==> job 8638: inputs <==
// RISC
module RISC (destinoWrWB,escribir,PCsrc,result,PCoutMEM,NReset,clk,alu_outMEM,WriteDataInMEM,datoMemOut,InstruccionIn,PCinIF,MemWriteInMEM);
make LEC_CHECK=0 CAP_MARGIN=10 CORE_MARGIN=3 CORE_UTILIZATION=40 CTS_CLUSTER_DIAMETER=101 SLEW_MARGIN=20 finish   # period 8.0 ns
run.sh (not shown) runs the stock make flow with config.mk's settings and CLKGATE_MAP_FILE=.
==> inputs of job 5222, as changes to job 8638 <==
Settings changed: ABC_AREA set to 1, CELL_PAD_IN_SITES_DETAIL_PLACEMENT set to 2, CELL_PAD_IN_SITES_GLOBAL_PLACEMENT set to 2.
==> inputs of job 473, as changes to job 8638 <==
Settings changed: ABC_AREA set to 1, CAP_MARGIN 10 to 30, CELL_PAD_IN_SITES_DETAIL_PLACEMENT set to 2, CELL_PAD_IN_SITES_GLOBAL_PLACEMENT set to 2, CORE_MARGIN 3 to 2, CORE_UTILIZATION 40 to 70, CTS_CLUSTER_DIAMETER 101 to not set, GPL_ROUTABILITY_DRIVEN set to 1, GPL_TIMING_DRIVEN set to 0, MIN_ROUTING_LAYER set to met2, PLACE_DENSITY_LB_ADDON set to 0.16, SLEW_MARGIN 20 to 30, TNS_END_PERCENT set to 15.
==> inputs of job 5937, as changes to job 8638 <==
Settings changed: CAP_MARGIN 10 to 20, CELL_PAD_IN_SITES_DETAIL_PLACEMENT set to 2, CORE_MARGIN 3 to 2, CORE_UTILIZATION 40 to 16, CTS_CLUSTER_DIAMETER 101 to not set, GPL_ROUTABILITY_DRIVEN set to 0, MIN_ROUTING_LAYER set to met2, PLACE_DENSITY_LB_ADDON set to 0.16, SLEW_MARGIN 20 to 30, TNS_END_PERCENT set to 15.
==> summary of the runs <==
Job 473 failed in global placement without I/O, error FLW-0024. Job 5937 produced a clean layout. Job 5222 passed the timing, design-rule and antenna checks. Job 8638 went through all stages and came out clean. Clock power: job 8638 < job 5222 < job 5937. In sequential share of layout area, job 5937 and job 5222 hardly differ. Clock skew, highest first: job 5937, job 5222, job 8638. Clock-buffer cell count: job 8638 < job 5222 < job 5937. Of job 5937 and job 8638, job 5937 has the higher routed wire length (gap 38%, measured against job 8638). Via count: job 8638 < job 5222 < job 5937. Critical path depth: job 8638 is lower than job 5222 (7).

==> build 10 <==
Starting RTL as in the previous note.
Settings: LEC_CHECK=0, ABC_AREA=1, CAP_MARGIN=20, CELL_PAD_IN_SITES_DETAIL_PLACEMENT=2, CELL_PAD_IN_SITES_GLOBAL_PLACEMENT=2, CORE_MARGIN=2, CORE_UTILIZATION=70, GPL_ROUTABILITY_DRIVEN=1, MIN_ROUTING_LAYER=met2, PLACE_DENSITY_LB_ADDON=0.16, SLEW_MARGIN=30, TNS_END_PERCENT=15; clock period 8.0 ns.
==> build 89 (differences from build 10) <==
- ABC_AREA: 1 -> unset
- CELL_PAD_IN_SITES_DETAIL_PLACEMENT: 2 -> unset
- CELL_PAD_IN_SITES_GLOBAL_PLACEMENT: 2 -> unset
- CORE_UTILIZATION: 70 -> 65
- GPL_ROUTABILITY_DRIVEN: 1 -> unset
- HOLD_SLACK_MARGIN: unset -> -0.09
- MIN_ROUTING_LAYER: met2 -> unset
- PLACE_DENSITY_LB_ADDON: 0.16 -> unset
- SLEW_MARGIN: 30 -> 20
- TNS_END_PERCENT: 15 -> 5
==> build 85 (differences from build 10) <==
- ABC_AREA: 1 -> unset
- CELL_PAD_IN_SITES_DETAIL_PLACEMENT: 2 -> unset
- CELL_PAD_IN_SITES_GLOBAL_PLACEMENT: 2 -> unset
- CORE_UTILIZATION: 70 -> 72
- CTS_CLUSTER_SIZE: unset -> 46
- GPL_ROUTABILITY_DRIVEN: 1 -> unset
- MIN_ROUTING_LAYER: met2 -> unset
- PLACE_DENSITY: unset -> 0.67
- PLACE_DENSITY_LB_ADDON: 0.16 -> unset
- SETUP_SLACK_MARGIN: unset -> 0.92
- SLEW_MARGIN: 30 -> 20
- TNS_END_PERCENT: 15 -> unset
==> flow/constraint.sdc (replaced) <==
create_clock -name core_clock -period 5.34 [get_ports {clk}]
set_input_delay 1.0680 -clock core_clock [delete_from_list [all_inputs] [get_ports {clk}]]
set_output_delay 1.0680 -clock core_clock [all_outputs]
set_load 0.01 [all_outputs]
==> tab_implementation.tex <==
% Table of physical implementation metrics
\begin{tabular}{lr}
\hline
Metric & Value \\
\hline
\multicolumn{2}{l}{\textbf{Yosys}} \\
\quad Number of cells produced by synthesis & 6279 \\
\quad Count leader, synth & sky130\_fd\_sc\_hd\_\_dfrtp\_1 \\
\quad Total standard cell area after synthesis & 66000 um\^{}2 \\
\quad Area reported by Yosys stat & 66000 um\^{}2 \\
\quad Number of standard cells reported by yosys & 6279 \\
\quad Leading post-synthesis cells by cell area & sky130\_fd\_sc\_hd\_\_dfrtp\_1 52\%, sky130\_fd\_sc\_hd\_\_a21oi\_1 8.7\%, sky130\_fd\_sc\_hd\_\_mux4\_2 8.7\%, sky130\_fd\_sc\_hd\_\_nor2\_1 7.0\%, sky130\_fd\_sc\_hd\_\_ha\_1 3.1\% \\
\multicolumn{2}{l}{\textbf{Status}} \\
\quad Result of the run & complete, no violations \\
\hline
\end{tabular}
# the run above: build 89

==> tab_implementation.tex <==
% Yosys + OpenROAD metrics
\begin{tabular}{lr}
\hline
Metric & Value \\
\hline
\multicolumn{2}{l}{\textbf{Yosys}} \\
\quad Synth area leader & sky130\_fd\_sc\_hd\_\_dfrtp\_1 \\
\quad Leading post-synthesis cells by cell area & sky130\_fd\_sc\_hd\_\_dfrtp\_1 48\%, sky130\_fd\_sc\_hd\_\_o21ai\_0 11\%, sky130\_fd\_sc\_hd\_\_nand2\_1 8.2\%, sky130\_fd\_sc\_hd\_\_inv\_1 6.8\%, sky130\_fd\_sc\_hd\_\_a21oi\_1 3.7\% \\
\quad Number of cells produced by synthesis & 8844 \\
\quad Count leader, synth & sky130\_fd\_sc\_hd\_\_o21ai\_0 \\
\quad Register bit count reported by yosys & 1435 \\
\quad Number of standard cells reported by yosys & 8844 \\
\quad Area reported by Yosys stat & 71600 um\^{}2 \\
\quad Simple-gate portion of the synthesized area & 15.2\% \\
\multicolumn{2}{l}{\textbf{Status}} \\
\quad Halt Stage & global placement without I/O \\
\quad Halt Reason & [ERROR FLW-0024] Place density exceeds 1.0 (current PLACE\_DENSITY\_LB\_ADDON =  0.16). Please check if the value of  PLACE\_DENSITY\_LB\_ADDON is between 0 and 0.99. \\
\quad Result of the run & stopped before the end \\
\multicolumn{2}{l}{\textbf{Floorplan}} \\
\quad Chip Footprint & 105000 um\^{}2 \\
\hline
\end{tabular}
# the run above: build 10

==> tab_implementation.tex <==
% Table of physical implementation metrics
\begin{tabular}{lr}
\hline
Metric & Value \\
\hline
\multicolumn{2}{l}{\textbf{Status}} \\
\quad Result of the run & complete, no violations \\
\multicolumn{2}{l}{\textbf{Timing}} \\
\quad Total count of max-transition violations in the final report & 0 \\
\multicolumn{2}{l}{\textbf{Yosys}} \\
\quad Count leader, synth & sky130\_fd\_sc\_hd\_\_dfrtp\_1 \\
\quad Total standard cell area after synthesis & 66000 um\^{}2 \\
\quad Number of standard cells reported by yosys & 6279 \\
\quad Synth area leader & sky130\_fd\_sc\_hd\_\_dfrtp\_1 \\
\quad Area reported by Yosys stat & 66000 um\^{}2 \\
\quad Number of cells produced by synthesis & 6279 \\
\quad Post-synthesis share of cell area spent on xor and xnor gates & 1.82\% \\
\quad Leading post-synthesis cells by cell area & sky130\_fd\_sc\_hd\_\_dfrtp\_1 52\%, sky130\_fd\_sc\_hd\_\_a21oi\_1 8.7\%, sky130\_fd\_sc\_hd\_\_mux4\_2 8.7\%, sky130\_fd\_sc\_hd\_\_nor2\_1 7.0\%, sky130\_fd\_sc\_hd\_\_ha\_1 3.1\% \\
\multicolumn{2}{l}{\textbf{Setup path}} \\
\quad Critical Path, Cell by Cell & buf\_12, mux2i\_1, and2\_4, nand4\_1, nor2\_2, and2\_4, buf\_6, a21oi\_1, xnor2\_1, ha\_1, buf\_4, and4\_4, nand2\_1, a21boi\_2, a311oi\_2, xor2\_1, o21ai\_2, and4bb\_2, nand4b\_1, or4b\_4, nor3\_4, mux2i\_1, nor3\_2 \\
\multicolumn{2}{l}{\textbf{Place}} \\
\quad Placed wire-length estimate after detailed placement & 130000 um \\
\multicolumn{2}{l}{\textbf{Power}} \\
\quad Sequential group share of total power & 42.4\% \\
\quad Sw Share & 34.0\% \\
\multicolumn{2}{l}{\textbf{Clocking}} \\
\quad Maximum buffer depth of the clock tree & 3 \\
\hline
\end{tabular}
# the run above: build 85

No activity file was given, so power comes from the tool's default toggle rates.
